$ cat design/flow/config.mk
export PLATFORM = sky130hd
export DESIGN_NAME = mips_pipeline
export DESIGN_NICKNAME = mips_pipeline
export VERILOG_FILES = /design/flow/design.v
export SDC_FILE = /design/flow/constraint.sdc
export NUM_CORES = 4
export LEC_CHECK = 0
export CAP_MARGIN = 25
export CORE_MARGIN = 2
export CORE_UTILIZATION = 70
export CTS_CLUSTER_SIZE = 80
export MAX_ROUTING_LAYER = met5
export PLACE_DENSITY = 0.69
export SLEW_MARGIN = 20
$ cat design/flow/constraint.sdc
create_clock -name core_clock -period 26.2 [get_ports {clk}]
set_input_delay 5.2400 -clock core_clock [delete_from_list [all_inputs] [get_ports {clk}]]
set_output_delay 5.2400 -clock core_clock [all_outputs]
set_load 0.01 [all_outputs]
$ cat design/flow/design.v
`timescale 1ns/1ns
module mux2x1( a, b, out, sel );
    input a, b, sel;
    output out;
    assign out = sel ? a : b;
endmodule
module mux2( sel, a, b, out );
    parameter bitwidth = 32 ;
    input  sel; 
    input  [bitwidth-1:0] a, b;
    output [bitwidth-1:0] out;
    assign out = sel ? a : b;
endmodule
module mux3( sel, a, b, c, out );
    parameter bitwidth = 32 ;
    input  [1:0]  sel; 
    input  [bitwidth-1:0] a, b, c;
    output [bitwidth-1:0] out;
    assign out = sel == 0 ? a : sel == 1 ? b : c;
endmodule
module add32(a, b, result);
    input  [31:0] a, b;
    output [31:0] result;
    assign result = a + b;
endmodule
module sign_extend( immed_in, ext_immed_out );
	input  [15:0] immed_in;
	output [31:0] ext_immed_out;
	assign ext_immed_out = { { 16{immed_in[15]} }, immed_in };
endmodule
module reg32(clk, rst, d_in, d_out );
    input  clk, rst;
    input  [31:0] d_in;
    output reg [31:0] d_out;
    always @(posedge clk) begin
        if (rst)
            d_out <= 32'b0;
      else 
            d_out <= d_in;
    end
endmodule
module ALU_Slice( a, b, cin, cout, inv, ctl, out );
    input a, b, cin, inv;
    input [2:0] ctl;
    output cout, out;
    wire and_out, or_out, fa_out;
    wire bx, e1, e2, e3;
    parameter ALU_add = 3'b010;
    parameter ALU_sub = 3'b110;
    parameter ALU_and = 3'b000;
    parameter ALU_or = 3'b001;
    parameter ALU_slt = 3'b111;
    and (and_out, a, b);
    or (or_out, a, b);
    xor (bx, b, inv);
    xor (e1, a, bx);
    and (e2, a, bx);
    and (e3, e1, cin);
    or (cout, e2, e3);
    xor (fa_out, e1, cin);
    assign out = ctl[1] ? fa_out : (ctl[0] ? or_out : and_out);
endmodule
`timescale 1ns/1ns
module Shifter( a, b, result );
    input [31:0] a, b;
    output [31:0] result;     
    wire[31:0] w[0:5];
    assign w[0] = a;
    genvar i, j;
    for( i = 0 ; i < 5 ; i = i + 1 ) begin
        for( j = 2**i-1 ; j >= 0 ; j = j - 1 )  
            mux2x1 mux( .a(1'b0), .b(w[i][j]), .out(w[i+1][j]), .sel(b[i]) );
        for( j = 2**i ; j < 32 ; j = j + 1 )
            mux2x1 mux( .a(w[i][j-2**i]), .b(w[i][j]), .out(w[i+1][j]), .sel(b[i]) );
    end
    assign result = w[5] ;  
endmodule
module ALU( ctl, a, b, result, zero );
    input [2:0]   ctl ;
    input [31:0]  a, b ;
    output [31:0] result ;
    output zero ;
    wire [31:0] c, ALUOut, ShifterOut;
    wire inv;
    parameter ALU_sll = 3'b011;
    parameter ALU_add = 3'b010;
    parameter ALU_sub = 3'b110;
    parameter ALU_and = 3'b000;
    parameter ALU_or = 3'b001;
    parameter ALU_slt = 3'b111;
    assign inv = (ctl == ALU_sub || ctl == ALU_slt);
    genvar i;
    ALU_Slice slice( .a(a[0]), .b(b[0]), .cin(inv), .cout(c[0]), .ctl(ctl), .out(ALUOut[0]), .inv(inv) );
    for(i = 1 ; i<32 ; i=i+1)
        ALU_Slice slice( .a(a[i]), .b(b[i]), .cin(c[i-1]), .cout(c[i]), .ctl(ctl), .out(ALUOut[i]), .inv(inv) );
    Shifter shifter( .a(a), .b(b), .result(ShifterOut) );
    assign result = ( ctl == ALU_sll ? ShifterOut :
                      ctl == ALU_slt ? {31'b0, ALUOut[31]} : ALUOut); 
    assign zero = (result == 32'b0);
endmodule
module alu_ctl(ALUOp, Funct, ALUOperation, DIVU, ALUSEL);
    input  [1:0] ALUOp;
    input  [5:0] Funct;
    output reg DIVU;
    output reg [1:0] ALUSEL;
    output reg [2:0] ALUOperation;
    parameter F_sll = 6'd0;
    parameter F_mfhi = 6'd10;
    parameter F_mflo = 6'd12;
    parameter F_divu = 6'd27;
    parameter F_add = 6'd32;
    parameter F_sub = 6'd34;
    parameter F_and = 6'd36;
    parameter F_or = 6'd37;
    parameter F_slt = 6'd42;
    parameter ALU_sll = 3'b011;
    parameter ALU_add = 3'b010;
    parameter ALU_sub = 3'b110;
    parameter ALU_and = 3'b000;
    parameter ALU_or = 3'b001;
    parameter ALU_slt = 3'b111;
    always @(*) begin
        ALUSEL = 2;
        DIVU = 1'b0;
        ALUOperation = ALU_and;
        case (ALUOp)
        2'b00 : ALUOperation = ALU_add;
        2'b01 : ALUOperation = ALU_sub;
        2'b11 : ALUOperation = ALU_or ;
        2'b10 : case (Funct)
                F_sll : ALUOperation = ALU_sll;
                F_add : ALUOperation = ALU_add;
                F_sub : ALUOperation = ALU_sub;
                F_and : ALUOperation = ALU_and;
                F_or : ALUOperation = ALU_or;
                F_slt : ALUOperation = ALU_slt;
                F_divu: DIVU = 1;
                F_mfhi: ALUSEL = 0;
                F_mflo: ALUSEL = 1;
                default : ALUOperation = ALU_and;
                endcase
        default ALUOperation = ALU_and;
        endcase
    end
endmodule
module control( opcode, RegDst, ALUSrc, MemtoReg, RegWrite, 
                MemRead, MemWrite, Branch, Jump, ALUOp, bne);
    input  [5:0] opcode;
    output reg RegDst, ALUSrc, MemtoReg, RegWrite, MemRead, MemWrite, Branch, Jump, bne;
    output reg [1:0] ALUOp;
    parameter R_FORMAT = 6'd0;
    parameter LW = 6'd35;
    parameter SW = 6'd43;
    parameter BEQ = 6'd4;
    parameter BNE = 6'd5;    
    parameter ORI = 6'd13;
	parameter J = 6'd2;
	parameter NOP = 6'd63;
    always @(*) begin
        case ( opcode )
            R_FORMAT : 
            begin
                RegDst = 1'b1; ALUSrc = 1'b0; MemtoReg = 1'b0; RegWrite = 1'b1; MemRead = 1'b0; 
                MemWrite = 1'b0; Branch = 1'b0; Jump = 1'b0; ALUOp = 2'b10; bne = 1'd0 ;
            end
            LW :
            begin
                RegDst = 1'b0; ALUSrc = 1'b1; MemtoReg = 1'b1; RegWrite = 1'b1; MemRead = 1'b1; 
                MemWrite = 1'b0; Branch = 1'b0; Jump = 1'b0; ALUOp = 2'b00; bne = 1'd0 ;
            end
            SW :
            begin
                RegDst = 1'b0; ALUSrc = 1'b1; MemtoReg = 1'b0; RegWrite = 1'b0; MemRead = 1'b0; 
                MemWrite = 1'b1; Branch = 1'b0; Jump = 1'b0; ALUOp = 2'b00; bne = 1'd0;
            end
            ORI :
            begin
                RegDst = 1'b0; ALUSrc = 1'b1; MemtoReg = 1'b0; RegWrite = 1'b1; MemRead = 1'b0; 
                MemWrite = 1'b0; Branch = 1'b0; Jump = 1'b0; ALUOp = 2'b11; bne = 1'd0;
            end
            BEQ :
            begin
                RegDst = 1'b0; ALUSrc = 1'b0; MemtoReg = 1'b0; RegWrite = 1'b0; MemRead = 1'b0; 
                MemWrite = 1'b0; Branch = 1'b1; Jump = 1'b0; ALUOp = 2'b01; bne = 1'd0;
            end
            BNE :
            begin
                RegDst = 1'b0; ALUSrc = 1'b0; MemtoReg = 1'b0; RegWrite = 1'b0; MemRead = 1'b0; 
                MemWrite = 1'b0; Branch = 1'b1; Jump = 1'b0; ALUOp = 2'b01; bne = 1'd1 ;
            end
            J :
            begin
                RegDst = 1'b0; ALUSrc = 1'b0; MemtoReg = 1'b0; RegWrite = 1'b0; MemRead = 1'b0; 
                MemWrite = 1'b0; Branch = 1'b0; Jump = 1'b1; ALUOp = 2'b01; bne = 1'd0 ;
            end
            NOP :
            begin
                RegDst=1'b0; ALUSrc=1'b0; MemtoReg=1'b0; RegWrite=1'b0; MemRead=1'b0; 
                MemWrite=1'b0; Branch=1'b0; Jump = 1'b0; ALUOp = 2'b00;  bne = 1'd0 ;
            end
            default
            begin
                RegDst=1'b0; ALUSrc=1'b0; MemtoReg=1'b0; RegWrite=1'b0; MemRead=1'b0; 
                MemWrite=1'b0; Branch=1'b0; Jump = 1'b0; ALUOp = 2'b00;  bne = 1'd0 ;
            end
        endcase
    end
endmodule
module Divider( clk, rst, a, b, result );
    input  clk, rst ;
    input  [31:0] a ;
    input  [31:0] b ;
    output [63:0] result ;
    reg [31:0] REM;
    reg [31:0] QUO;
    reg [31:0] div;
    reg [5:0]  counter;
    wire [32:0] part;
    wire [32:0] diff;
    assign part = {REM, QUO[31]};
    assign diff = part - {1'b0, div};
    always @( posedge clk ) begin
        if ( rst ) begin
            REM <= 32'd0;
            QUO <= a;
            div <= b;
            counter <= 6'd32;
        end
        else if ( counter != 6'd0 ) begin
            if ( part >= {1'b0, div} ) begin
                REM <= diff[31:0];
                QUO <= {QUO[30:0], 1'b1};
            end
            else begin
                REM <= part[31:0];
                QUO <= {QUO[30:0], 1'b0};
            end
            counter <= counter - 6'd1;
        end
    end
    assign result = {REM, QUO};
endmodule
module HiLo( clk, DivAns, HiOut, LoOut );
    input clk ;
    input [63:0] DivAns ;
    output [31:0] HiOut, LoOut ;
    reg [63:0] REM;
    always@( posedge clk )
        REM <= DivAns;
    assign HiOut = REM[63:32];
    assign LoOut = REM[31:0];
endmodule
module Hazard( clk, rst, stay, instr, instr_out );
    input clk, rst;
    input [31:0] instr;
    output [31:0] instr_out;
    output stay;
    reg [5:0] counter;
    reg [5:0] bubbles;
    wire [5:0] opcode;
    wire [5:0] funct;
    wire issue;
    assign opcode = instr[31:26];
    assign funct = instr[5:0];
    parameter instr_NOP = 32'hFC000000;
    always @(*) begin
        if (opcode == 6'd2 || opcode == 6'd4 || opcode == 6'd5)       
            bubbles = 6'd3;
        else if (opcode == 6'd0 && funct == 6'd27)                   
            bubbles = 6'd34;
        else if (opcode == 6'd0 || opcode == 6'd35 || opcode == 6'd13)  
            bubbles = 6'd3;
        else
            bubbles = 6'd0;
    end
    assign issue = (counter == 6'd0);
    assign instr_out = issue ? instr : instr_NOP;
    assign stay = ~issue;
    always @(posedge clk) begin
        if (rst)
            counter <= 6'd0;
        else if (issue)
            counter <= bubbles;
        else
            counter <= counter - 6'd1;
    end
endmodule
module reg_file(clk, RegWrite, RN1, RN2, WN, WD, RD1, RD2);
    input  clk, RegWrite;
    input  [4:0] RN1, RN2, WN;
    input  [31:0] WD;
    output [31:0] RD1, RD2; 
    wire[4:0] RN1, RN2;
    reg [31:0] RD1, RD2;
    reg [31:0] file_array[31:1];
    always @(*) begin
      RD1 = (RN1 == 5'd0) ? 32'd0 : file_array[RN1];
    end
    always @(*) begin
      RD2 = (RN2 == 5'd0) ? 32'd0 : file_array[RN2];
    end
    always @(posedge clk)
        if(RegWrite && WN != 0)
            file_array[WN] <= WD;
endmodule 
module reg_IF_ID( clk, rst, pc_incr, instr, pc_incr_out, instr_out );  
	input   clk, rst ;
	input  [31:0] pc_incr, instr;
    output reg [31:0] pc_incr_out, instr_out;
	always @(posedge clk)begin
		if (rst) begin
			pc_incr_out <= 32'd0;
			instr_out <= 32'd0;
		end
		else begin
			pc_incr_out <= pc_incr;
			instr_out <= instr;
		end
	end
endmodule
module reg_ID_EX( opcode, clk, rst, RegDst, ALUSrc, ALUOp, MemRead, MemWrite, Branch, MemtoReg, RegWrite, bne,
                  rfile_rd1, rfile_rd2, ext_immed, rt, rd, pc_incr,
                   opcode_out, RegDst_out, ALUSrc_out, ALUOp_out, MemRead_out, MemWrite_out, Branch_out, MemtoReg_out,RegWrite_out, bne_out,
                  rfile_rd1_out , rfile_rd2_out, ext_immed_out, rt_out, rd_out, pc_incr_out );
  input clk, rst, RegDst, ALUSrc, MemRead, MemWrite, Branch, MemtoReg, RegWrite, bne;
  input [1:0]  ALUOp;
  input [4:0]  rt, rd ;
  input [31:0] ext_immed, rfile_rd1, rfile_rd2, pc_incr ;  
  input[5:0] opcode;
  output reg [5:0] opcode_out;
  output reg RegDst_out, ALUSrc_out, MemRead_out, MemWrite_out, Branch_out, MemtoReg_out, RegWrite_out, bne_out;  
  output reg [1:0]  ALUOp_out;
  output reg [4:0] rt_out, rd_out ;
  output reg [31:0] ext_immed_out, rfile_rd1_out, rfile_rd2_out, pc_incr_out ;
    always @(posedge clk) begin
		if (rst) begin
			pc_incr_out <= 32'd0;
      opcode_out <= 6'd0;
            RegDst_out <= RegDst;
            ALUSrc_out <= 0;
            ALUOp_out <= 2'd0;
            MemWrite_out <=0;
            Branch_out <= 0;
            MemRead_out <= 0;
            MemtoReg_out <= 0;
            RegWrite_out <= 0;
            ext_immed_out <= 32;
            rt_out <= 5'd0;
            rd_out <= 5'd0;
            rfile_rd1_out <= 32'd0;
            rfile_rd2_out <= 32'd0;
            bne_out <= 1'd0;
		end
        else begin
  opcode_out <= opcode;
            RegDst_out <= RegDst;
            ALUSrc_out <= ALUSrc;
            ALUOp_out <= ALUOp;
            MemRead_out <= MemRead;
            MemWrite_out <= MemWrite;
            Branch_out <= Branch;
            MemtoReg_out <= MemtoReg;
            RegWrite_out <= RegWrite;
            ext_immed_out <= ext_immed;
            rt_out <= rt;
            rd_out <= rd;
            rfile_rd1_out <= rfile_rd1;
            rfile_rd2_out <= rfile_rd2;
            pc_incr_out <= pc_incr;  
            bne_out <= bne;
        end
	end
endmodule
module reg_EX_MEM( opcode, funct, clk,reset, 
                   RW, MtoR, MR, MW, Branch, bne,  
                   ext_immed, zero, aluANS, rd2, WN,b_tgt,   
                   opcode_out, funct_out, RW_out, MtoR_out, MR_out, MW_out, Branch_out, bne_out,  
                   ext_immed_out, zero_out, aluANS_out, rd2_out, WN_out, b_tgt_out );  
	input  clk,reset, bne;
	input RW, MtoR, MR, MW, Branch ;
  input[31:0] ext_immed, aluANS, rd2, b_tgt ;
  input[4:0] WN;
  input[5:0] funct, opcode ;
	input zero;
  output reg [5:0] funct_out, opcode_out ;
	output  RW_out, MtoR_out, MR_out, MW_out, Branch_out, bne_out;
    output[31:0] ext_immed_out, aluANS_out, rd2_out, b_tgt_out ;
    output[4:0] WN_out;
	output zero_out;
	reg  RW_out, MtoR_out, MR_out, MW_out, Branch_out;
	reg[31:0] ext_immed_out, aluANS_out, rd2_out, b_tgt_out;
  reg[4:0] WN_out;
  reg zero_out, bne_out ;  
    always @( posedge clk ) begin  
        opcode_out <= 5'd0;
        if(reset) begin
      funct_out <= 5'd0;
			ext_immed_out <=32'd0;
			zero_out <=1'd0;
			aluANS_out <=32'd0;
			rd2_out <=32'd0;
			WN_out <=5'd0;
			RW_out <=1'd0;
			MtoR_out <=1'd0;
			MR_out <=1'd0;
			MW_out <=1'd0;
            Branch_out <= 32'd0;
            bne_out <= 1'd0;
            b_tgt_out <= 1'd0;
		end
		else begin
      opcode_out <= opcode;
      funct_out <= funct;
			ext_immed_out<= ext_immed;
			zero_out<=zero;
			aluANS_out<=aluANS;
			rd2_out<=rd2;
			WN_out<=WN;
			RW_out<=RW;
			MtoR_out<=MtoR;
			MR_out<=MR;
			MW_out<=MW;
			Branch_out<=Branch;
            bne_out <= bne;
            b_tgt_out <= b_tgt;
		end
	end
endmodule
module reg_MEM_WB( opcode, funct, clk, rst, regWrite, memtoReg, dataMemrd, ALU_result, WN,
                   opcode_out, funct_out, regWrite_out, memtoReg_out, dataMemrd_out, ALU_result_out, WN_out) ;
    input clk, rst, regWrite, memtoReg ;
    input [4:0] WN;
    input [31:0] dataMemrd, ALU_result; 
  input[5:0] funct, opcode;
    output regWrite_out, memtoReg_out ;
    output [4:0] WN_out ;
    output [31:0] dataMemrd_out, ALU_result_out ;
  output reg [5:0] funct_out, opcode_out;
    reg  regWrite_out, memtoReg_out ;
    reg [4:0] WN_out ;
    reg [31:0] dataMemrd_out, ALU_result_out ;
    always@(posedge clk )begin
        if ( rst ) begin
          opcode_out <= 5'd0;
          funct_out <= 5'd0;
            regWrite_out <= 0;
            memtoReg_out <= 0; 
            dataMemrd_out <= 32'd0;
            ALU_result_out <= 32'd0;
            WN_out <= 5'd0;
        end 
        else begin
          opcode_out <= opcode;
            funct_out <= funct;
            regWrite_out <= regWrite;
            memtoReg_out <= memtoReg;
            dataMemrd_out <= dataMemrd;
            ALU_result_out <= ALU_result;
            WN_out <= WN;
        end
    end  
endmodule
    module mips_pipeline(clk, rst, imem_addr, imem_rdata, dmem_addr, dmem_wdata, dmem_we, dmem_rdata);
    input clk, rst;
    output [31:0] imem_addr;
    input  [31:0] imem_rdata;
    output [31:0] dmem_addr, dmem_wdata;
    output dmem_we;
    input  [31:0] dmem_rdata;
    wire [31:0] pc, pc_incr, ID_pc_incr, pc_next, dmem_rdata_w, jump_addr, branch_addr, wd;
    wire [31:0] instr, ID_instr, IF_instr;
    wire [31:0] alu_b, b_tgt, EX_b_tgt;
    wire RegWrite, Branch, PCSrc, RegDst, MemtoReg, MemRead, MemWrite, ALUSrc, Zero, Jump, bne, ID_RegWrite;
    wire [1:0] ALUOp;
    wire [2:0] Operation;
    reg32 PC( .clk(clk), .rst(rst), .d_in(pc_next), .d_out(pc) );
    wire stay;
    wire[31:0] pc_add;
    assign imem_addr = pc;
    assign IF_instr = imem_rdata;
    Hazard hazard( .clk(clk), .rst(rst), .stay(stay), .instr(IF_instr), .instr_out(instr) );
    add32 PCADD( .a(pc), .b(32'd4), .result(pc_incr) );  
    mux2 #(32) STMUX( .sel(stay), .a(pc), .b(pc_incr), .out(pc_add) );
    mux2 #(32) PCMUX( .sel(PCSrc), .a(b_tgt), .b(pc_add), .out(branch_addr) );
    mux2 #(32) JMUX( .sel(Jump), .a(jump_addr), .b(branch_addr), .out(pc_next) );
      reg_IF_ID REG_IF_ID( .clk(clk), .rst(rst), .pc_incr(pc_incr), .instr(instr), .pc_incr_out(ID_pc_incr),   .instr_out(ID_instr));
    wire [1:0] EX_ALUOp;
    wire [5:0] opcode;
    wire [4:0] rs, rt, rd, wn;
    wire [15:0] immed;
    wire [25:0] jumpoffset;
    wire [31:0] ext_immed, EX_pc_incr, EX_instr;
    wire [31:0] rd1, rd2;
    wire ID_MemWrite, EX_RegDst, EX_ALUSrc, EX_MemRead, EX_MemWrite, EX_Branch, EX_MemtoReg, EX_RegWrite;
    assign opcode = ID_instr[31:26];
    assign rs = ID_instr[25:21];
    assign rt = ID_instr[20:16];
    assign rd = ID_instr[15:11];
    assign immed = ID_instr[15:0];
    assign jumpoffset = ID_instr[25:0];
    assign jump_addr = { ID_pc_incr[31:28], jumpoffset, 2'b00 };
    sign_extend SignExtend( .immed_in(immed), .ext_immed_out(ext_immed) );
	reg_file RegFile( .clk(clk), .RegWrite(RegWrite), .RN1(rs), .RN2(rt), .WN(wn), 
					  .WD(wd), .RD1(rd1), .RD2(rd2) );
    control CTL(.opcode(opcode), .RegDst(RegDst), .ALUSrc(ALUSrc), .MemtoReg(MemtoReg), 
                .RegWrite(ID_RegWrite), .MemRead(MemRead), .MemWrite(ID_MemWrite), .Branch(Branch), 
              .Jump(Jump), .ALUOp(ALUOp), .bne(bne));
      wire [5:0] EX_opcode;
    wire EX_bne;
    wire [4:0]  EX_wn, EX_rd, EX_rt;
    wire [31:0] EX_ext_immed, EX_rd1, EX_rd2;
      reg_ID_EX REG_ID_EX(.opcode(opcode), .clk(clk), .rst(rst), .RegDst(RegDst), .ALUSrc(ALUSrc), .ALUOp(ALUOp), .MemRead(MemRead), .MemWrite(ID_MemWrite), .Branch(Branch), .MemtoReg(MemtoReg), .RegWrite(ID_RegWrite), .bne(bne), .rfile_rd1(rd1), .rfile_rd2(rd2), .ext_immed(ext_immed), .rt(rt), .rd(rd), .pc_incr(ID_pc_incr),
                         .opcode_out(EX_opcode),.RegDst_out(EX_RegDst), .ALUSrc_out(EX_ALUSrc), .ALUOp_out(EX_ALUOp), 
                         .MemRead_out(EX_MemRead), .MemWrite_out(EX_MemWrite), .Branch_out(EX_Branch),     
                         .MemtoReg_out(EX_MemtoReg),.RegWrite_out(EX_RegWrite), 
                        .bne_out(EX_bne) , .rfile_rd1_out(EX_rd1), .rfile_rd2_out(EX_rd2),   .ext_immed_out(EX_ext_immed), 
                         .rt_out(EX_rt), .rd_out(EX_rd), .pc_incr_out(EX_pc_incr) );
    wire MEM_zero, MEM_bne, DIVU ;
    wire [1:0] ALUSEL;
    wire [5:0] MEM_funct, funct, MEM_opcode;
    wire [4:0] MEM_shamt, shamt, MEM_wn;
    wire [31:0] MEM_ext_immed, MEM_pc_incr, MEM_instr;  
    wire [31:0] MEM_rd1, MEM_rd2, MEM_aluANS, MEM_result ;  
    wire MEM_RegDst, MEM_ALUSrc, MEM_MemRead, MEM_MemWrite, MEM_Branch, MEM_MemtoReg;
    wire [63:0] div_out ;
    wire [31:0] hi, lo, alu_out;
    wire [31:0] result, b_offset; 
    assign funct = EX_ext_immed[5:0]; 
    assign shamt = EX_ext_immed[10:6];
    assign b_offset = EX_ext_immed << 2;  
      add32 BRADD( .a(EX_pc_incr), .b(b_offset), .result(EX_b_tgt) ); 
    mux2 #(32) ALUMUX( .sel(EX_ALUSrc), .a(EX_ext_immed), .b(EX_rd2), .out(alu_b) );  
    alu_ctl ALUCTL( .ALUOp(EX_ALUOp), .Funct(funct), .ALUOperation(Operation), .DIVU(DIVU), .ALUSEL(ALUSEL) );  
    Divider divider( .clk(clk), .rst(DIVU), .a(EX_rd1), .b(EX_rd2), .result(div_out) );
    HiLo HILO( .clk(clk), .DivAns(div_out), .HiOut(hi), .LoOut(lo) );
      ALU alu( .ctl(Operation), .a(EX_rd1), .b(alu_b), .result(alu_out), .zero(Zero)); 
      mux3 ALURMUX( .sel(ALUSEL), .a(hi), .b(lo), .c(alu_out), .out(result) );     
      mux2 #(5)  RFMUX( .sel(EX_RegDst), .a(EX_rd), .b(EX_rt), .out(EX_wn) );  
      reg_EX_MEM REG_EX_MEM( .opcode(EX_opcode), .funct(funct),  .clk (clk) , .reset(rst), .RW(EX_RegWrite), .MtoR(EX_MemtoReg), .MR(EX_MemRead), .MW(EX_MemWrite),.Branch(EX_Branch), .bne(EX_bne), .ext_immed(EX_ext_immed), .zero(Zero), .rd2(EX_rd2), .WN(EX_wn), .aluANS(result), .b_tgt(EX_b_tgt), 
                            .opcode_out(MEM_opcode), .funct_out(MEM_funct), .RW_out(MEM_RegWrite), .MtoR_out(MEM_MemtoReg), .MR_out(MEM_MemRead), .MW_out(MEM_MemWrite), .Branch_out(MEM_Branch), .bne_out(MEM_bne),                       .ext_immed_out(MEM_ext_immed), .zero_out(MEM_zero), .aluANS_out(MEM_result), .rd2_out(MEM_rd2), .WN_out(MEM_wn), .b_tgt_out(b_tgt) ) ;
    wire[5:0]  WB_opcode;
    wire[31:0] WB_dataMemrd, WB_result;
    wire WB_Branch, WB_MemtoReg, MEM_cmp;
    wire [4:0] MUX;
      wire [5:0] WB_funct;
    xor (MEM_cmp, MEM_bne, MEM_zero);
    and BRAND(PCSrc, MEM_cmp, MEM_Branch);
      assign dmem_addr = MEM_result;
      assign dmem_wdata = MEM_rd2;
      assign dmem_we = MEM_MemWrite;
      assign dmem_rdata_w = dmem_rdata;
      reg_MEM_WB REG_MEM_WB( .opcode(MEM_opcode), .funct(MEM_funct), .clk(clk), .rst(rst), .regWrite(MEM_RegWrite), .memtoReg(MEM_MemtoReg), .dataMemrd(dmem_rdata_w), .ALU_result(MEM_result), .WN(MEM_wn), .opcode_out(WB_opcode), .funct_out(WB_funct), .regWrite_out(RegWrite), .memtoReg_out(WB_MemtoReg), .dataMemrd_out(WB_dataMemrd), .ALU_result_out(WB_result), .WN_out(wn) ) ;
    mux2 #(32) WRMUX(  .sel(WB_MemtoReg), .a(WB_dataMemrd), .b(WB_result), .out(wd) );  
endmodule
$ cat design/flow/run.sh
#!/bin/bash
# the make line also repeats each setting of config.mk as NAME=value (left out here)
make -C /OpenROAD-flow-scripts/flow DESIGN_CONFIG=/design/flow/config.mk WORK_HOME=/design/flow/orfs CLKGATE_MAP_FILE= finish
==> flow_summary.json, run 1 <==
{
  "p_leak_nw": 26.7,
  "worst_path_max_delay_cell": "nor4b_2",
  "grt_first_pass_wirelength_mm": 313,
  "viasPerCell": 7.13,
  "worstPathMaxFanout": 33,
  "drc": 0,
  "startpoint": "REG_ID_EX.ext_immed_out[0]$_SDFF_PP0_",
  "finalHoldViolations": 0,
  "totalPowerFinal_w": 0.00763,
  "ys_top_logic_family": "multiplexers",
  "portBuffers": 162,
  "drt_first_pass_iters": 6,
  "r2r-end": "REG_EX_MEM.zero_out$_SDFF_PP0_",
  "combGateArea_sq_mm": 0.0282,
  "cts_tree": "built",
  "hold_class": "reg2reg",
  "num_io_pins": 163,
  "top_area_share_pct": 44.3,
  "fp_nets": 5419,
  "compound_area_share_pct": 8.32,
  "yosysTopAreaCell": "edfxtp_1",
  "reg2reg_slack_ns": 9.61,
  "ys_seq_share_pct": 58.6,
  "ff_type": "edfxtp_1",
  "p_seq_share_pct": 42.9,
  "grt_pass1_vias": 47600,
  "endpoint": "REG_EX_MEM.zero_out$_SDFF_PP0_",
  "initCoreUtil_pct": 70.4,
  "period_used_pct": 63.3,
  "num_rows": 117,
  "required_ns": 26.91,
  "async_flop_share_pct": 0,
  "start_kind": "register",
  "fillerInstances": 5881,
  "clkTransAtPathRegs_ns": 0.07,
  "muxShareOfSynthArea_pct": 18.8,
  "switchingPower_w": 0.00254,
  "clock_latency_ns": 0.80,
  "yosys_area_sq_mm": 0.0715,
  "setup_tns_ns": 0,
  "yosys_cells": 5253,
  "placed_cells": 6517,
  "finalSetupViolCount": 0,
  "cp_common_cell": "fa_1",
  "fmax_ghz": 0.0603,
  "power.group.top": "sequential cells",
  "yosys.area_share.simple_pct": 8.02,
  "syn2layout_area_growth_pct": 11.3,
  "maxSlewViolCount": 0,
  "netlist-cell-type-count": 81,
  "xor_share_pct": 1.48,
  "p_sw_share_pct": 33.3,
  "htree_levels": 4,
  "ff2ff_path_depth": 41,
  "cts_resized": 0,
  "critical_path.top_delay_family": "adder cells",
  "dr_total_vias": 48500,
  "syn_area_sq_mm": 0.0715,
  "clockBufferDepth": 3,
  "die_h_um": 324,
  "hold_buffers": 0,
  "path_depth": 41,
  "grt_use_total_pct": 41.7,
  "rsz0062_at_grt": "false",
  "dieArea_sq_mm": 0.105,
  "min_period_ns": 16.59,
  "drtIter0Drc": 6755,
  "pwr-share-clk_pct": 28.6,
  "hold_path_depth": 0,
  "wire_per_inst_um": 31.8,
  "finalNetCount": 5480,
  "layout.cells.non_filler": 6805,
  "min_from": "divider.QUO[8]$_DFFE_PP_",
  "syn_inst": 5253,
  "maxCapViolCount": 0,
  "end_kind": "register",
  "cts_buffers": 155,
  "gp_congestion": 0.995,
  "worst_ep_arrival_time_ns": 17.30,
  "pg_comb_w": 0.00217,
  "common_cells": "1056 x edfxtp_1, 509 x dfxtp_1, 490 x nor2_1",
  "antenna_found_initial": 14,
  "top_cell": "edfxtp_1",
  "p_per_area_mw_per_mm2": 95.9,
  "clk_root_buffer_cell": "clkbuf_16",
  "dieWidth_um": 324,
  "gr-total-overflow": 0,
  "maxSlewHeadroom_pct": 17.7,
  "tightest_slew_ns": 1.22,
  "power_frac_comb_pct": 28.5,
  "min_to": "HILO.REM[8]$_DFF_P_",
  "seq_area_sq_mm": 0.0419,
  "synth_flops": 1565,
  "wirelength_mm": 217,
  "crit_type": "reg2reg",
  "yosysWarnings": 13,
  "post_cts_buffers": 0,
  "grt_max_degree": 125,
  "topCellsByArea": "edfxtp_1 44%, dfxtp_1 14%, mux4_2 13%, mux2i_1 5.1%, nor2_1 2.6%",
  "rr_startpoint": "REG_ID_EX.ext_immed_out[0]$_SDFF_PP0_",
  "cts_num_sinks": 1565,
  "fin_worst_skew_ns": 0.0530,
  "hpwl_mm": 132,
  "core_sq_mm": 0.102,
  "tool_warnings": 40,
  "ys_sh_adder_pct": 2.37,
  "avgSynthCellArea_sq_um": 13.6,
  "internal_power_w": 0.00509,
  "status": "no timing/DRC/antenna violations",
  "cp_slowest_stage_delay_ns": 0.69,
  "ant_nets": 0,
  "crit_buf_inv": 1,
  "seq-power_w": 0.00327,
  "peakVddDrop_mv": 0.0823,
  "power_clock_w": 0.00218,
  "edf_count": 1056
}
## stage by stage
step | instance area [sq um] | util [%] | worst slack (ns) | hold slack [ns]
after floorplan | 71500 | - | 10.55 | 0.348
after global placement | 74500 | 73.4 | 9.84 | 0.353
after detailed placement | 74600 | 73.4 | 9.71 | 0.357
after CTS | 79400 | 78.2 | 9.72 | 0.353
after global routing | 79600 | 78.3 | 9.06 | 0.360
final | 79600 | 78.3 | 9.61 | 0.356
## cell type report
cell class                      count  area share, %
Timing Repair Buffer              261           3.14
Inverter                           85          0.404
Tap cell                         1368           2.15
Sequential cell                  1565           52.7
Multi-Input combinational cell   3246           35.5
Antenna cell                        1        0.00315
Clock inverter                     63          0.646
Clock buffer                      216           5.48
## routing by layer
layer	wire (um)	GRT usage, %	part of all wire [%]	vias to the layer above
met2	99100	63.8	46	3585
li1	-	-	-	20200
met3	26800	10.2	12	913
met5	118	0	0.054	-
met4	14700	24.2	6.8	18
met1	75800	55.0	35	23800
==> run 2, diff against run 1 <==
- CAP_MARGIN: 25 -> 10
- CORE_ASPECT_RATIO: unset -> 0.55
- CORE_UTILIZATION: 70 -> 72
- CTS_CLUSTER_SIZE: 80 -> 25
- MAX_ROUTING_LAYER: met5 -> unset
- PLACE_DENSITY: 0.69 -> unset
- PLACE_DENSITY_LB_ADDON: unset -> 0.0
- SETUP_SLACK_MARGIN: unset -> 2.53
- clock period: 26.2 -> 8.48 ns (I/O delays scaled with it)
==> flow_summary.json, run 2 <==
{
  "netlist-cell-type-count": 81,
  "min_from": "divider.QUO[0]$_DFFE_PP_",
  "clock_latency_ns": 0.80,
  "reg2reg_slack_ns": -4.68,
  "setup_tns_ns": -42.54,
  "rsz0062_at_grt": "true",
  "maxSlewViolCount": 0,
  "critical_path.top_delay_family": "adder cells",
  "endpoint": "REG_EX_MEM.zero_out$_SDFF_PP0_",
  "power.group.top": "sequential cells",
  "maxSlewHeadroom_pct": 12.7,
  "cts_tree": "built",
  "yosys_cells": 5253,
  "hold-worst-slack_ns": 0.368,
  "combGateArea_sq_mm": 0.0286,
  "avgSynthCellArea_sq_um": 13.6,
  "xor_share_pct": 1.48,
  "seq_area_sq_mm": 0.0419,
  "hpwl_mm": 144,
  "grt_first_pass_wirelength_mm": 338,
  "drtIter0Drc": 8690,
  "r2r-end": "REG_EX_MEM.zero_out$_SDFF_PP0_",
  "power_frac_comb_pct": 31.5,
  "yosysTopAreaCell": "edfxtp_1",
  "viasPerCell": 7.52,
  "yosys_area_sq_mm": 0.0715,
  "gr-total-overflow": 0,
  "yosys.area_share.simple_pct": 8.02,
  "cts_buffers": 136,
  "initCoreUtil_pct": 72.8,
  "num_io_pins": 163,
  "cp_common_cell": "fa_2",
  "ff2ff_path_depth": 40,
  "antenna_found_initial": 10,
  "drc": 0,
  "p_seq_share_pct": 42.1,
  "grt_use_total_pct": 46.2,
  "power_clock_w": 0.00629,
  "tool_warnings": 39,
  "pwr-share-clk_pct": 26.4,
  "htree_levels": 4,
  "finalWorstSetupSlack_ns": -4.68,
  "syn_inst": 5253,
  "drt_first_pass_iters": 8,
  "wire_per_inst_um": 34.5,
  "muxShareOfSynthArea_pct": 18.8,
  "fmax_ghz": 0.0760,
  "hold_path_depth": 0,
  "startpoint": "REG_ID_EX.ext_immed_out[2]$_SDFF_PP0_",
  "pg_comb_w": 0.00749,
  "crit_buf_inv": 0,
  "maxCapViolCount": 0,
  "dpl_worst_slack_ns": -4.55,
  "ys_top_logic_family": "multiplexers",
  "ant_nets": 0,
  "grt_pass1_vias": 50500,
  "topCellsByArea": "edfxtp_1 44%, dfxtp_1 14%, mux4_2 13%, mux2i_1 5.1%, nor2_1 2.6%",
  "hold_class": "reg2reg",
  "seq-power_w": 0.0100,
  "compound_area_share_pct": 8.32,
  "status": "complete, but fails checks",
  "crit_type": "reg2reg",
  "edf_count": 1056,
  "internal_power_w": 0.0155,
  "switchingPower_w": 0.00827,
  "start_kind": "register",
  "core_sq_mm": 0.0982,
  "fp_nets": 5419,
  "ys_seq_share_pct": 58.6,
  "portBuffers": 162,
  "finalSetupViolCount": 15,
  "common_cells": "1056 x edfxtp_1, 509 x dfxtp_1, 490 x nor2_1",
  "yosysWarnings": 13,
  "clockBufferDepth": 3,
  "fin_worst_skew_ns": 0.0457,
  "dieWidth_um": 429,
  "grt_max_degree": 117,
  "finalNetCount": 5540,
  "min_period_ns": 13.16,
  "worst_ep_arrival_time_ns": 13.88,
  "async_flop_share_pct": 0,
  "cts_num_sinks": 1565,
  "fillerInstances": 5127,
  "p_sw_share_pct": 34.7,
  "period_used_pct": 155,
  "end_kind": "register",
  "path_depth": 40,
  "finalHoldViolations": 0,
  "synth_flops": 1565,
  "p_per_area_mw_per_mm2": 298,
  "min_to": "HILO.REM[0]$_DFF_P_",
  "clkTransAtPathRegs_ns": 0.07,
  "dr_total_vias": 51100,
  "gp_congestion": 1.02,
  "rr_startpoint": "REG_ID_EX.ext_immed_out[2]$_SDFF_PP0_",
  "wirelength_mm": 234,
  "dieArea_sq_mm": 0.102,
  "cp_slowest_stage_delay_ns": 0.44,
  "syn2layout_area_growth_pct": 11.7,
  "clk_root_buffer_cell": "clkbuf_16",
  "required_ns": 9.20,
  "die_h_um": 238,
  "syn_area_sq_mm": 0.0715,
  "ys_sh_adder_pct": 2.37,
  "ff_type": "edfxtp_1",
  "top_cell": "edfxtp_1",
  "worstPathMaxFanout": 4,
  "num_rows": 85,
  "top_area_share_pct": 44.3,
  "peakVddDrop_mv": 0.232,
  "worst_path_max_delay_cell": "fa_2",
  "p_leak_nw": 26.8,
  "tightest_slew_ns": 1.31,
  "check.faults": "setup timing"
}
run 2: cell type report:
| cell class | instances | area share (%) |
|---|---|---|
| repair buffers | 340 | 3.81 |
| clock inverters | 61 | 0.580 |
| clock buffers | 187 | 4.80 |
| flip-flops and latches | 1565 | 52.5 |
| well taps | 1305 | 2.04 |
| inverters | 85 | 0.403 |
| diodes | 3 | 0.00940 |
| multi-input cells | 3246 | 35.9 |
run 2: timing repair:
action | in CTS | in global routing
pin swaps | 9 | 13
endpoints found under the setup margin | 23 | 23
setup buffers | 3 | 1
resized | 18 | 21
hold buffers | 0 | 0
run 2: metrics by stage:
step / util [%] / instances / area (sq um) / power, W
floorplan: - / 5253 / 71700 / 0.0144
global placement: 76.7 / 6537 / 75300 / 0.0169
detailed placement: 76.7 / 6537 / 75300 / 0.0171
CTS: 81.2 / 6788 / 79700 / 0.0233
global route: 81.4 / 6790 / 79900 / 0.0244
finish: 81.4 / 6792 / 79900 / 0.0238
run 2: layer usage:
metal  part of all wire (%)  up-vias  wire length (um)  GRT usage [%]
li1                       -    20300                 -              -
met1                     35    24900             82800           65.4
met2                     41     4915             97000           63.5
met3                     18      923             43100           19.0
met4                    4.8       10             11300           19.7
met5                  0.031        -                73              0
==> run 3, diff against run 2 <==
- CAP_MARGIN: 10 -> 20
- CORE_ASPECT_RATIO: 0.55 -> unset
- SETUP_SLACK_MARGIN: 2.53 -> 1.49
- clock period: 8.48 -> 11.7 ns (I/O delays scaled with it)
==> flow_summary.json, run 3 <==
{
  "p_seq_share_pct": 42.1,
  "fillerInstances": 5100,
  "clk_root_buffer_cell": "clkbuf_16",
  "clkTransAtPathRegs_ns": 0.06,
  "end_kind": "register",
  "netlist-cell-type-count": 81,
  "num_rows": 115,
  "xor_share_pct": 1.48,
  "num_io_pins": 163,
  "yosys.area_share.simple_pct": 8.02,
  "cts_tree": "built",
  "wire_per_inst_um": 32.9,
  "yosys_cells": 5253,
  "common_cells": "1056 x edfxtp_1, 509 x dfxtp_1, 490 x nor2_1",
  "tightest_slew_ns": 1.25,
  "status": "complete, but fails checks",
  "period_used_pct": 112,
  "worst_path_max_delay_cell": "fa_2",
  "p_per_area_mw_per_mm2": 217,
  "hold_class": "reg2reg",
  "rr_startpoint": "REG_ID_EX.ext_immed_out[4]$_SDFF_PP0_",
  "drtIter0Drc": 7563,
  "worstPathMaxFanout": 3,
  "internal_power_w": 0.0116,
  "finalSetupViolCount": 6,
  "startpoint": "REG_ID_EX.ext_immed_out[4]$_SDFF_PP0_",
  "clockBufferDepth": 3,
  "syn_area_sq_mm": 0.0715,
  "rsz0062_at_grt": "true",
  "maxSlewViolCount": 0,
  "power.group.top": "sequential cells",
  "peakVddDrop_mv": 0.187,
  "gp_congestion": 1.01,
  "endpoint": "REG_EX_MEM.aluANS_out[31]$_SDFF_PP0_",
  "core_sq_mm": 0.0984,
  "gr-total-overflow": 0,
  "cp_common_cell": "fa_2",
  "placed_area_sq_mm": 0.0748,
  "switchingPower_w": 0.00582,
  "ys_top_logic_family": "multiplexers",
  "drt_first_pass_iters": 6,
  "async_flop_share_pct": 0,
  "tool_warnings": 42,
  "finalWorstSetupSlack_ns": -1.35,
  "fp_nets": 5419,
  "viasPerCell": 7.35,
  "clock_latency_ns": 0.79,
  "crit_type": "reg2reg",
  "worst_ep_arrival_time_ns": 13.68,
  "p_sw_share_pct": 33.4,
  "cts_buffers": 154,
  "seq-power_w": 0.00732,
  "power_frac_comb_pct": 28.8,
  "finalNetCount": 5507,
  "grt_first_pass_wirelength_mm": 325,
  "edf_count": 1056,
  "syn_inst": 5253,
  "path_depth": 40,
  "htree_levels": 4,
  "reg2reg_slack_ns": -1.35,
  "hpwl_mm": 137,
  "grt_use_total_pct": 43.9,
  "drc": 0,
  "yosys_area_sq_mm": 0.0715,
  "min_to": "HILO.REM[18]$_DFF_P_",
  "cts_num_sinks": 1565,
  "hold_path_depth": 0,
  "ys_seq_share_pct": 58.6,
  "cp_slowest_stage_delay_ns": 0.39,
  "min_period_ns": 13.05,
  "top_area_share_pct": 44.3,
  "min_from": "divider.QUO[18]$_DFFE_PP_",
  "power_clock_w": 0.00507,
  "dieWidth_um": 319,
  "utilization_pct": 81.4,
  "finalHoldViolations": 0,
  "r2r-end": "REG_EX_MEM.aluANS_out[31]$_SDFF_PP0_",
  "maxSlewHeadroom_pct": 15.7,
  "muxShareOfSynthArea_pct": 18.8,
  "fin_worst_skew_ns": 0.0360,
  "avgSynthCellArea_sq_um": 13.6,
  "compound_area_share_pct": 8.32,
  "die_h_um": 319,
  "ff2ff_path_depth": 40,
  "initCoreUtil_pct": 72.7,
  "ff_type": "edfxtp_1",
  "check.faults": "setup timing",
  "pg_comb_w": 0.00502,
  "yosysWarnings": 13,
  "grt_max_degree": 132,
  "top_cell": "edfxtp_1",
  "dr_total_vias": 49700,
  "design_area_sq_mm": 0.0801,
  "syn2layout_area_growth_pct": 12.0,
  "layout.cells.non_filler": 6759,
  "dieArea_sq_mm": 0.102,
  "maxCapViolCount": 0,
  "ant_nets": 0,
  "crit_buf_inv": 0,
  "ys_sh_adder_pct": 2.37,
  "antenna_found_initial": 14,
  "portBuffers": 162,
  "fmax_ghz": 0.0766,
  "critical_path.top_delay_family": "adder cells",
  "topCellsByArea": "edfxtp_1 44%, dfxtp_1 14%, mux4_2 13%, mux2i_1 5.1%, nor2_1 2.6%",
  "wirelength_mm": 223,
  "synth_flops": 1565,
  "start_kind": "register",
  "hold_buffers": 0,
  "yosysTopAreaCell": "edfxtp_1",
  "p_leak_nw": 26.9,
  "pwr-share-clk_pct": 29.1,
  "placed_cells": 6468,
  "required_ns": 12.33,
  "grt_pass1_vias": 49400
}
run 3: area by class of cell:
| type | instances | area [sq um] | share of cell area (%) |
|---|---|---|---|
| Sequential cell | 1565 | 41900 | 52.4 |
| Antenna cell | 5 | 12.5 | 0.0156 |
| Inverter | 85 | 322 | 0.402 |
| Tap cell | 1287 | 1610 | 2.01 |
| Multi-Input combinational cell | 3246 | 28500 | 35.5 |
| Clock buffer | 210 | 4260 | 5.32 |
| Timing Repair Buffer | 289 | 2640 | 3.30 |
| Clock inverter | 72 | 831 | 1.04 |
run 3: stage by stage:
stage                     setup TNS, ns  hold WS (ns)  setup slack (ns)  power [W]
after floorplan                   -3.45         0.348             -1.01     0.0104
after global placement            -4.53         0.353             -1.21     0.0121
after detailed placement          -5.00         0.354             -1.29     0.0122
after CTS                         -5.07         0.352             -1.30     0.0172
after global routing              -7.21         0.359             -1.65     0.0179
final                             -5.54         0.354             -1.35     0.0174
run 3: per-layer routing:
metal / GRT usage [%] / share of wire (%) / vias to the layer above
met4: 24.5 / 7.1 / 6
met2: 70.0 / 47 / 4080
met5: 0 / 0.016 / -
met1: 55.3 / 33 / 24200
met3: 11.6 / 13 / 1114
li1: - / - / 20300
run 3: timing repair:
item | CTS | global route
setup buffers | 1 | 1
endpoints found under the setup margin | 10 | 12
resized | 6 | 16
pin swaps | 4 | 10
==> run 4, diff against run 3 <==
- CORE_UTILIZATION: 72 -> 67
- CTS_CLUSTER_SIZE: 25 -> 58
- PLACE_DENSITY: unset -> 0.6
- PLACE_DENSITY_LB_ADDON: 0.0 -> unset
- SETUP_SLACK_MARGIN: 1.49 -> unset
- clock period: 11.7 -> 10.1 ns (I/O delays scaled with it)
==> flow_summary.json, run 4 <==
{
  "core_sq_mm": 0.106,
  "endpoint": "REG_EX_MEM.zero_out$_SDFF_PP0_",
  "placed_area_sq_mm": 0.0752,
  "rr_startpoint": "REG_ID_EX.ext_immed_out[4]$_SDFF_PP0_",
  "antenna_found_initial": 13,
  "peakVddDrop_mv": 0.238,
  "internal_power_w": 0.0135,
  "num_io_pins": 163,
  "crit_type": "reg2reg",
  "yosys_area_sq_mm": 0.0715,
  "hold_path_depth": 0,
  "maxCapViolCount": 0,
  "gr-total-overflow": 0,
  "p_leak_nw": 27.0,
  "pg_comb_w": 0.00585,
  "worstPathMaxFanout": 4,
  "rsz0062_at_grt": "true",
  "yosys.area_share.simple_pct": 8.02,
  "initCoreUtil_pct": 67.7,
  "pwr-share-clk_pct": 28.9,
  "compound_area_share_pct": 8.32,
  "cts_tree": "built",
  "ff2ff_path_depth": 40,
  "drc": 0,
  "drtIter0Drc": 6242,
  "muxShareOfSynthArea_pct": 18.8,
  "hold_buffers": 0,
  "min_to": "HILO.REM[12]$_DFF_P_",
  "cp_common_cell": "fa_2",
  "fmax_ghz": 0.0771,
  "crit_buf_inv": 0,
  "fp_nets": 5419,
  "grt_first_pass_wirelength_mm": 313,
  "power_frac_comb_pct": 29.1,
  "ys_top_logic_family": "multiplexers",
  "ff_type": "edfxtp_1",
  "top_cell": "edfxtp_1",
  "syn_inst": 5253,
  "num_rows": 119,
  "wire_per_inst_um": 31.5,
  "min_from": "divider.QUO[12]$_DFFE_PP_",
  "gp_congestion": 1.01,
  "switchingPower_w": 0.00659,
  "startpoint": "REG_ID_EX.ext_immed_out[4]$_SDFF_PP0_",
  "tightest_slew_ns": 1.22,
  "hold_class": "reg2reg",
  "hold-worst-slack_ns": 0.362,
  "p_sw_share_pct": 32.8,
  "finalWorstSetupSlack_ns": -2.87,
  "xor_share_pct": 1.48,
  "yosys_cells": 5253,
  "tool_warnings": 41,
  "p_seq_share_pct": 42.0,
  "grt_use_total_pct": 40.0,
  "grt_pass1_vias": 47000,
  "reg2reg_slack_ns": -2.87,
  "grt_max_degree": 115,
  "clockBufferDepth": 3,
  "netlist-cell-type-count": 81,
  "clkTransAtPathRegs_ns": 0.07,
  "dpl_worst_slack_ns": -2.88,
  "ant_nets": 0,
  "r2r-end": "REG_EX_MEM.zero_out$_SDFF_PP0_",
  "cts_num_sinks": 1565,
  "critical_path.top_delay_family": "adder cells",
  "clock_latency_ns": 0.78,
  "cts_buffers": 156,
  "layout.cells.non_filler": 6887,
  "common_cells": "1056 x edfxtp_1, 509 x dfxtp_1, 490 x nor2_1",
  "period_used_pct": 128,
  "end_kind": "register",
  "avgSynthCellArea_sq_um": 13.6,
  "worst_path_max_delay_cell": "fa_2",
  "min_period_ns": 12.97,
  "ys_seq_share_pct": 58.6,
  "placed_cells": 6600,
  "seq-power_w": 0.00844,
  "status": "complete, but fails checks",
  "hpwl_mm": 135,
  "htree_levels": 4,
  "p_per_area_mw_per_mm2": 250,
  "die_h_um": 331,
  "syn_area_sq_mm": 0.0715,
  "check.faults": "setup timing",
  "required_ns": 10.81,
  "finalHoldViolations": 0,
  "drt_first_pass_iters": 6,
  "finalSetupViolCount": 10,
  "viasPerCell": 6.96,
  "fillerInstances": 6443,
  "wirelength_mm": 217,
  "design_area_sq_mm": 0.0804,
  "power.group.top": "sequential cells",
  "dr_total_vias": 48000,
  "start_kind": "register",
  "topCellsByArea": "edfxtp_1 44%, dfxtp_1 14%, mux4_2 13%, mux2i_1 5.1%, nor2_1 2.6%",
  "edf_count": 1056,
  "async_flop_share_pct": 0,
  "fin_worst_skew_ns": 0.0224,
  "cp_slowest_stage_delay_ns": 0.38,
  "finalNetCount": 5536,
  "synth_flops": 1565,
  "yosysWarnings": 13,
  "clk_root_buffer_cell": "clkbuf_16",
  "portBuffers": 162,
  "yosysTopAreaCell": "edfxtp_1",
  "syn2layout_area_growth_pct": 12.5,
  "path_depth": 40,
  "ys_sh_adder_pct": 2.37,
  "dieWidth_um": 331,
  "maxSlewViolCount": 0,
  "dieArea_sq_mm": 0.109,
  "power_clock_w": 0.00580,
  "top_area_share_pct": 44.3,
  "maxSlewHeadroom_pct": 17.8,
  "worst_ep_arrival_time_ns": 13.68
}
## run 4: per-stage QoR
step / total power (W) / TNS, ns / utilization (%)
2_1_floorplan: 0.0120 / -15.59 / -
3_3_place_gp: 0.0141 / -17.01 / 71.2
3_5_place_dp: 0.0142 / -18.35 / 71.2
4_1_cts: 0.0199 / -18.11 / 76.1
5_1_grt: 0.0208 / -21.30 / 76.2
6_report: 0.0201 / -18.45 / 76.2
## run 4: cell type report
type | count | area (sq um) | area share [%]
antenna | 4 | 10.0 | 0.0124
clock buffer | 212 | 4430 | 5.50
clock inverter | 68 | 652 | 0.811
inverter | 85 | 322 | 0.400
multi-input combinational | 3246 | 28500 | 35.4
sequential | 1565 | 41900 | 52.1
tap | 1391 | 1740 | 2.16
timing repair buffer | 316 | 2870 | 3.57
## run 4: what timing repair did
action / CTS / global route
pin swaps: 5 / 6
setup endpoints to repair: 11 / 12
hold endpoints to repair: 0 / 0
resized: 13 / 9
buffers inserted: 2 / 4
## run 4: layer usage
metal / part of all wire, % / vias up / GRT usage (%)
li1: - / 20300 / -
met1: 36 / 23800 / 52.4
met2: 47 / 3123 / 62.8
met3: 11 / 718 / 9.26
met4: 6.0 / 14 / 21.2
met5: 0.038 / - / 0
==> run 5, diff against run 4 <==
- CORE_UTILIZATION: 67 -> 58
- CTS_CLUSTER_SIZE: 58 -> unset
- PLACE_DENSITY: 0.6 -> unset
- clock period: 10.1 -> 8.1 ns (I/O delays scaled with it)
==> flow_summary.json, run 5 <==
{
  "status": "complete, but fails checks",
  "check.faults": "setup timing",
  "dieWidth_um": 355,
  "finalWorstSetupSlack_ns": -4.91,
  "compound_area_share_pct": 8.32,
  "syn_area_sq_mm": 0.0715,
  "cts_num_sinks": 1565,
  "worst_ep_arrival_time_ns": 13.67,
  "async_flop_share_pct": 0,
  "fin_worst_skew_ns": 0.0289,
  "crit_buf_inv": 0,
  "rr_startpoint": "REG_ID_EX.ext_immed_out[4]$_SDFF_PP0_",
  "worst_path_max_delay_cell": "fa_2",
  "pg_comb_w": 0.00748,
  "r2r-end": "REG_EX_MEM.aluANS_out[31]$_SDFF_PP0_",
  "reg2reg_slack_ns": -4.91,
  "switchingPower_w": 0.00841,
  "dr_total_vias": 47300,
  "core_sq_mm": 0.122,
  "viasPerCell": 6.59,
  "cts_buffers": 163,
  "power.group.top": "sequential cells",
  "common_cells": "1056 x edfxtp_1, 509 x dfxtp_1, 490 x nor2_1",
  "seq-power_w": 0.0105,
  "hold_class": "reg2reg",
  "avgSynthCellArea_sq_um": 13.6,
  "yosysWarnings": 13,
  "rsz0062_at_grt": "true",
  "grt_max_degree": 187,
  "period_used_pct": 161,
  "top_area_share_pct": 44.3,
  "clockBufferDepth": 3,
  "min_from": "divider.QUO[27]$_DFFE_PP_",
  "grt_first_pass_wirelength_mm": 320,
  "dieArea_sq_mm": 0.126,
  "topCellsByArea": "edfxtp_1 44%, dfxtp_1 14%, mux4_2 13%, mux2i_1 5.1%, nor2_1 2.6%",
  "fillerInstances": 8917,
  "p_seq_share_pct": 41.1,
  "grt_pass1_vias": 46300,
  "syn2layout_area_growth_pct": 13.7,
  "num_rows": 128,
  "seq_area_sq_mm": 0.0419,
  "num_io_pins": 163,
  "drc": 0,
  "ys_seq_share_pct": 58.6,
  "end_kind": "register",
  "ys_top_logic_family": "multiplexers",
  "initCoreUtil_pct": 58.6,
  "syn_inst": 5253,
  "clk_root_buffer_cell": "clkbuf_16",
  "internal_power_w": 0.0171,
  "p_sw_share_pct": 32.9,
  "p_leak_nw": 27.4,
  "hpwl_mm": 139,
  "power_clock_w": 0.00755,
  "yosys_cells": 5253,
  "maxCapViolCount": 0,
  "top_cell": "edfxtp_1",
  "startpoint": "REG_ID_EX.ext_immed_out[4]$_SDFF_PP0_",
  "endpoint": "REG_EX_MEM.aluANS_out[31]$_SDFF_PP0_",
  "gp_congestion": 0.964,
  "maxSlewHeadroom_pct": 19.0,
  "required_ns": 8.76,
  "die_h_um": 355,
  "hold_path_depth": 0,
  "gr-total-overflow": 0,
  "tool_warnings": 44,
  "critical_path.top_delay_family": "adder cells",
  "totalPowerFinal_w": 0.0255,
  "xor_share_pct": 1.48,
  "maxSlewViolCount": 0,
  "power_frac_comb_pct": 29.3,
  "cp_slowest_stage_delay_ns": 0.40,
  "start_kind": "register",
  "min_period_ns": 13.01,
  "muxShareOfSynthArea_pct": 18.8,
  "synth_flops": 1565,
  "wirelength_mm": 222,
  "ys_sh_adder_pct": 2.37,
  "cts_tree": "built",
  "ant_nets": 0,
  "htree_levels": 4,
  "finalSetupViolCount": 16,
  "peakVddDrop_mv": 0.325,
  "placed_cells": 6865,
  "drtIter0Drc": 5769,
  "worstPathMaxFanout": 3,
  "grt_use_total_pct": 35.3,
  "crit_type": "reg2reg",
  "finalHoldViolations": 0,
  "yosys_area_sq_mm": 0.0715,
  "portBuffers": 162,
  "clock_latency_ns": 0.81,
  "ff_type": "edfxtp_1",
  "min_to": "HILO.REM[27]$_DFF_P_",
  "clkTransAtPathRegs_ns": 0.06,
  "p_per_area_mw_per_mm2": 314,
  "pwr-share-clk_pct": 29.6,
  "wire_per_inst_um": 31.0,
  "path_depth": 40,
  "layout.cells.non_filler": 7172,
  "netlist-cell-type-count": 81,
  "yosysTopAreaCell": "edfxtp_1",
  "fp_nets": 5419,
  "combGateArea_sq_mm": 0.0285,
  "finalNetCount": 5573,
  "antenna_found_initial": 10,
  "cp_common_cell": "fa_2",
  "edf_count": 1056,
  "drt_first_pass_iters": 6,
  "setup_tns_ns": -45.33,
  "fmax_ghz": 0.0769,
  "tightest_slew_ns": 1.21,
  "yosys.area_share.simple_pct": 8.02,
  "hold_buffers": 0,
  "ff2ff_path_depth": 40
}
==> run 5: through the flow <==
| step | hold slack [ns] | area, sq um | utilization [%] | setup WS (ns) |
|---|---|---|---|---|
| CTS | 0.369 | 81200 | 66.5 | -4.85 |
| detailed placement | 0.354 | 75800 | 62.1 | -4.85 |
| floorplan | 0.348 | 71700 | - | -4.61 |
| global route | 0.380 | 81300 | 66.6 | -5.14 |
| global placement | 0.353 | 75800 | 62.1 | -4.73 |
| finish | 0.369 | 81300 | 66.6 | -4.91 |
==> run 5: final cells by class <==
cell class                      count  area share [%]
Clock buffer                      228            5.79
Tap cell                         1625            2.50
Sequential cell                  1565            51.6
Clock inverter                     76           0.816
Inverter                           85           0.396
Multi-Input combinational cell   3246            35.1
Antenna cell                        1         0.00308
Timing Repair Buffer              346            3.84
==> run 5: what timing repair did <==
item                                   4_1_cts  5_1_grt
pin swaps                                    6       13
gates resized                                8       20
gates cloned                                 0        0
setup buffers                                0        5
endpoints found under the hold margin        0        0
setup endpoints to repair                   16       17
==> run 5: routing by layer <==
metal,track usage [%],vias up,wire [um]
li1,-,20400,-
met1,48.1,24000,87600
met2,56.1,2319,106000
met3,7.14,550,19600
met4,14.3,12,9210
met5,0,-,76
==> run 6, diff against run 5 <==
- CORE_UTILIZATION: 58 -> 40
- PLACE_DENSITY: unset -> 0.6
- clock period: 8.1 -> 8.61 ns (I/O delays scaled with it)
==> flow_summary.json, run 6 <==
{
  "worstPathMaxFanout": 3,
  "viasPerCell": 5.94,
  "grt_first_pass_wirelength_mm": 332,
  "finalWorstSetupSlack_ns": -4.50,
  "finalHoldViolations": 0,
  "endpoint": "REG_EX_MEM.aluANS_out[31]$_SDFF_PP0_",
  "ff2ff_path_depth": 40,
  "clock_latency_ns": 0.84,
  "min_period_ns": 13.11,
  "initCoreUtil_pct": 40.2,
  "startpoint": "REG_ID_EX.ext_immed_out[2]$_SDFF_PP0_",
  "syn_area_sq_mm": 0.0715,
  "die_h_um": 427,
  "antenna_found_initial": 9,
  "htree_levels": 4,
  "clkTransAtPathRegs_ns": 0.06,
  "dr_total_vias": 46900,
  "maxCapViolCount": 0,
  "p_per_area_mw_per_mm2": 293,
  "p_seq_share_pct": 41.1,
  "grt_use_total_pct": 25.2,
  "tightest_slew_ns": 1.23,
  "tool_warnings": 48,
  "drc": 0,
  "yosysWarnings": 13,
  "dieArea_sq_mm": 0.182,
  "totalPowerFinal_w": 0.0241,
  "synth_flops": 1565,
  "hold_class": "reg2reg",
  "fillerInstances": 15700,
  "clk_root_buffer_cell": "clkbuf_16",
  "dpl_worst_slack_ns": -4.48,
  "period_used_pct": 152,
  "core_sq_mm": 0.178,
  "wire_per_inst_um": 29.4,
  "cts_buffers": 165,
  "end_kind": "register",
  "critical_path.top_delay_family": "adder cells",
  "ff_type": "edfxtp_1",
  "syn_inst": 5253,
  "cts_num_sinks": 1565,
  "fp_nets": 5419,
  "wirelength_mm": 232,
  "path_depth": 40,
  "crit_buf_inv": 0,
  "p_sw_share_pct": 33.1,
  "worst_path_max_delay_cell": "fa_2",
  "ys_top_logic_family": "multiplexers",
  "clockBufferDepth": 3,
  "r2r-end": "REG_EX_MEM.aluANS_out[31]$_SDFF_PP0_",
  "hold_path_depth": 0,
  "cts_tree": "built",
  "syn2layout_area_growth_pct": 15.0,
  "yosys.area_share.simple_pct": 8.02,
  "common_cells": "1056 x edfxtp_1, 509 x dfxtp_1, 490 x nor2_1",
  "yosys_area_sq_mm": 0.0715,
  "edf_count": 1056,
  "finalSetupViolCount": 15,
  "ant_nets": 0,
  "pwr-share-clk_pct": 30.0,
  "reg2reg_slack_ns": -4.50,
  "avgSynthCellArea_sq_um": 13.6,
  "cp_slowest_stage_delay_ns": 0.39,
  "min_from": "divider.QUO[22]$_DFFE_PP_",
  "power.group.top": "sequential cells",
  "worst_ep_arrival_time_ns": 13.81,
  "check.faults": "setup timing",
  "maxSlewHeadroom_pct": 17.3,
  "ys_seq_share_pct": 58.6,
  "switchingPower_w": 0.00798,
  "fmax_ghz": 0.0763,
  "min_to": "HILO.REM[22]$_DFF_P_",
  "seq-power_w": 0.00989,
  "peakVddDrop_mv": 0.214,
  "async_flop_share_pct": 0,
  "crit_type": "reg2reg",
  "setup_tns_ns": -38.74,
  "topCellsByArea": "edfxtp_1 44%, dfxtp_1 14%, mux4_2 13%, mux2i_1 5.1%, nor2_1 2.6%",
  "drt_first_pass_iters": 7,
  "status": "complete, but fails checks",
  "compound_area_share_pct": 8.32,
  "top_cell": "edfxtp_1",
  "num_rows": 155,
  "muxShareOfSynthArea_pct": 18.8,
  "num_io_pins": 163,
  "rsz0062_at_grt": "true",
  "finalNetCount": 5567,
  "required_ns": 9.30,
  "rr_startpoint": "REG_ID_EX.ext_immed_out[2]$_SDFF_PP0_",
  "ys_sh_adder_pct": 2.37,
  "fin_worst_skew_ns": 0.0406,
  "top_area_share_pct": 44.3,
  "netlist-cell-type-count": 81,
  "yosysTopAreaCell": "edfxtp_1",
  "cp_common_cell": "fa_2",
  "start_kind": "register",
  "internal_power_w": 0.0161,
  "hpwl_mm": 144,
  "drtIter0Drc": 4954,
  "gr-total-overflow": 0,
  "xor_share_pct": 1.48,
  "pg_comb_w": 0.00697,
  "portBuffers": 162,
  "yosys_cells": 5253,
  "p_leak_nw": 27.3,
  "gp_congestion": 0.921,
  "grt_max_degree": 132,
  "grt_pass1_vias": 46500,
  "maxSlewViolCount": 0,
  "power_frac_comb_pct": 29.0,
  "dieWidth_um": 427,
  "power_clock_w": 0.00722
}
[run 6: timing repair]
action                     4_1_cts  5_1_grt
buffers inserted                 2        0
gates cloned                     0        0
setup endpoints to repair       15       15
resized                         13        4
pin swaps                        7        6
hold buffers                     0        0
[run 6: layer usage]
metal  wire length (um)  GRT usage (%)  vias to the layer above
met4               8960           9.58                        2
met2             113000           41.9                     1889
li1                   -              -                    20400
met1              93700           33.4                    24200
met5                 13              0                        -
met3              16200           3.87                      442
[run 6: final cells by class]
class | count | area [sq um] | share of cell area (%)
clock inverter | 84 | 952 | 1.16
inverter | 85 | 322 | 0.391
timing repair buffer | 338 | 3060 | 3.72
multi-input combinational | 3246 | 28500 | 34.6
clock buffer | 221 | 4490 | 5.47
antenna | 12 | 30.0 | 0.0365
tap | 2355 | 2950 | 3.58
sequential | 1565 | 41900 | 51.0
[run 6: through the flow]
step / cells / cell area (sq um) / hold slack [ns] / utilization (%)
after global placement: 7588 / 76600 / 0.352 / 43.0
final: 7906 / 82200 / 0.366 / 46.2
after CTS: 7894 / 82200 / 0.366 / 46.1
after floorplan: 5253 / 71700 / 0.348 / -
after global routing: 7896 / 82200 / 0.369 / 46.2
after detailed placement: 7589 / 76600 / 0.355 / 43.0
Power is estimated from default activity; no workload was simulated.
